==> inputs of build 69 <==
==> flow/design.v <==
module RandomNumberGenerator(clk, rst, load, key_x, seed_r, seed_g, seed_b, Rout, Gout, Bout, Key_ready);
    input wire clk;
    input wire rst;
    input wire load;                  
    input wire [15:0] key_x;          
    input wire [15:0] seed_r;         
    input wire [15:0] seed_g;
    input wire [15:0] seed_b;
    output reg [7:0] Rout;
    output reg [7:0] Gout;
    output reg [7:0] Bout;
    output reg Key_ready;
    wire Rout_bit;
    wire Gout_bit;
    wire Bout_bit;
    reg[15:0] Rlfsr;
    reg[15:0] Glfsr;
    reg[15:0] Blfsr;
    reg [2:0] bit_count;
    wire Rfeedback_lfsr;
    wire Gfeedback_lfsr;
    wire Bfeedback_lfsr;
    wire Rout_lfsr;
    wire Gout_lfsr;
    wire Bout_lfsr;
    reg signed [15:0] x; 
    reg signed [31:0] x_square; 
    reg signed [31:0] x_mult;  
    reg signed [15:0] x_next;
    wire out_chaotic;
    assign Rfeedback_lfsr = Rlfsr[15] ^ Rlfsr[13] ^ Rlfsr[12] ^ Rlfsr[10]; 
    assign Gfeedback_lfsr = Glfsr[15] ^ Glfsr[13] ^ Glfsr[12] ^ Glfsr[10]; 
    assign Bfeedback_lfsr = Blfsr[15] ^ Blfsr[13] ^ Blfsr[12] ^ Blfsr[10]; 
    assign Rout_lfsr = Rlfsr[15];
    assign Gout_lfsr = Glfsr[15];
    assign Bout_lfsr = Blfsr[15];
    assign out_chaotic = x_next[15];
    assign Rout_bit = Rout_lfsr ^ out_chaotic;
    assign Gout_bit = Gout_lfsr ^ out_chaotic;
    assign Bout_bit = Bout_lfsr ^ out_chaotic;
    always @(posedge clk or posedge rst) begin
        if (rst) begin
            Rlfsr <= 16'b0000000000000001;
            Glfsr <= 16'b0000000000000010;
            Blfsr <= 16'b0000000000000011;
            x <= 16'sh7EF0;                          
            Rout <= 8'b0;
            Gout <= 8'b0;
            Bout <= 8'b0;
            Key_ready <= 0;
            bit_count <=0;
            x_square <= 0;
            x_next <= 0;
            x_mult <= 0;
        end
        else if (load) begin
            Rlfsr <= seed_r;
            Glfsr <= seed_g;
            Blfsr <= seed_b;
            x <= key_x;
            Rout <= 8'b0;
            Gout <= 8'b0;
            Bout <= 8'b0;
            Key_ready <= 0;
            bit_count <=0;
            x_square <= 0;
            x_next <= 0;
            x_mult <= 0;
        end
        else begin
            Rlfsr <= {Rlfsr[14:0], Rfeedback_lfsr};
            Glfsr <= {Glfsr[14:0], Gfeedback_lfsr};
            Blfsr <= {Blfsr[14:0], Bfeedback_lfsr};
            Rout <= {Rout[6:0], Rout_bit};
            Gout <= {Gout[6:0], Gout_bit};
            Bout <= {Bout[6:0], Bout_bit};
            if (bit_count == 3'd7) begin
                Key_ready <= 1;   
                bit_count <= 0;
            end 
            else begin
                Key_ready <= 0;
                bit_count <= bit_count + 1;
            end
            x_square <= x * x;                        
            x_mult <= x_square <<< 1;                 
            x_next <= 16'sh7FFF - x_mult[30:15];      
            x <= x_next;
        end
    end
endmodule
==> flow/run.sh <==
#!/bin/bash
# the make line also repeats each setting of config.mk as NAME=value (left out here)
make -C /OpenROAD-flow-scripts/flow DESIGN_CONFIG=/design/flow/config.mk WORK_HOME=/design/flow/orfs CLKGATE_MAP_FILE= finish
==> flow/config.mk <==
export PLATFORM = sky130hd
export DESIGN_NAME = RandomNumberGenerator
export DESIGN_NICKNAME = RandomNumberGenerator
export VERILOG_FILES = /design/flow/design.v
export SDC_FILE = /design/flow/constraint.sdc
export NUM_CORES = 4
export LEC_CHECK = 0
export ABC_AREA = 1
export CAP_MARGIN = 20
export CORE_MARGIN = 2
export CORE_UTILIZATION = 72
export CTS_CLUSTER_DIAMETER = 317
export CTS_CLUSTER_SIZE = 99
export PLACE_DENSITY = 0.42
export SETUP_SLACK_MARGIN = -0.1
export SLEW_MARGIN = 20
==> flow/constraint.sdc <==
create_clock -name core_clock -period 4.5 [get_ports {clk}]
set_input_delay 0.9000 -clock core_clock [delete_from_list [all_inputs] [get_ports {clk}]]
set_output_delay 0.9000 -clock core_clock [all_outputs]
set_load 0.01 [all_outputs]
==> trial 9: changes against build 69 <==
CORE_UTILIZATION = 71   (was 72)
CTS_CLUSTER_DIAMETER = unset   (was 317)
CTS_CLUSTER_SIZE = unset   (was 99)
PLACE_DENSITY = unset   (was 0.42)
PLACE_DENSITY_LB_ADDON = 0.2   (was unset)
SETUP_SLACK_MARGIN = unset   (was -0.1)
==> flow/constraint.sdc (replaced) <==
create_clock -name core_clock -period 5.28 [get_ports {clk}]
set_input_delay 1.0560 -clock core_clock [delete_from_list [all_inputs] [get_ports {clk}]]
set_output_delay 1.0560 -clock core_clock [all_outputs]
set_load 0.01 [all_outputs]
==> trial 30: changes against build 69 <==
CTS_CLUSTER_DIAMETER = 374   (was 317)
PLACE_DENSITY = 0.4   (was 0.42)
==> flow/constraint.sdc (replaced) <==
create_clock -name core_clock -period 5.69 [get_ports {clk}]
set_input_delay 1.1380 -clock core_clock [delete_from_list [all_inputs] [get_ports {clk}]]
set_output_delay 1.1380 -clock core_clock [all_outputs]
set_load 0.01 [all_outputs]
==> summary of the runs <==
Build 69 never finished: it broke off in global routing (5_1_grt) with GRT-0232. Trial 9 produced a layout that fails on negative setup slack. Trial 30 reached the layout checks and failed them: negative setup slack. In trial 30 the clock-buffer cell count is lower than in trial 9, by 2. Die area is the same in build 69 and trial 30. Synthesized area is the same in trial 30 and trial 9. Flip-flop count is the same in trial 30 and trial 9. In trial 30 the register-to-register slack is higher than in trial 9, by 1900 ps.
==> figures <==
Maximum frequency from static timing analysis: build 69 -; trial 9 139 MHz; trial 30 175 MHz
Tapcell count: build 69 -; trial 9 265; trial 30 265
Detailed-route wire length per cell: build 69 -; trial 9 27.9 um; trial 30 16.6 um
Critical Path RT: build 69 -; trial 9 5630 ps; trial 30 5970 ps
Worst setup SP type: build 69 -; trial 9 flop; trial 30 flop
Status: build 69 stopped before the end; trial 9 failed layout checks; trial 30 failed layout checks
Last stage reached: build 69 global routing (5_1_grt); trial 9 -; trial 30 -
Violated checks: build 69 -; trial 9 negative setup slack; trial 30 negative setup slack
Die H: build 69 144 um; trial 9 145 um; trial 30 144 um
Routed length on met3: build 69 -; trial 9 11000 um; trial 30 2920 um
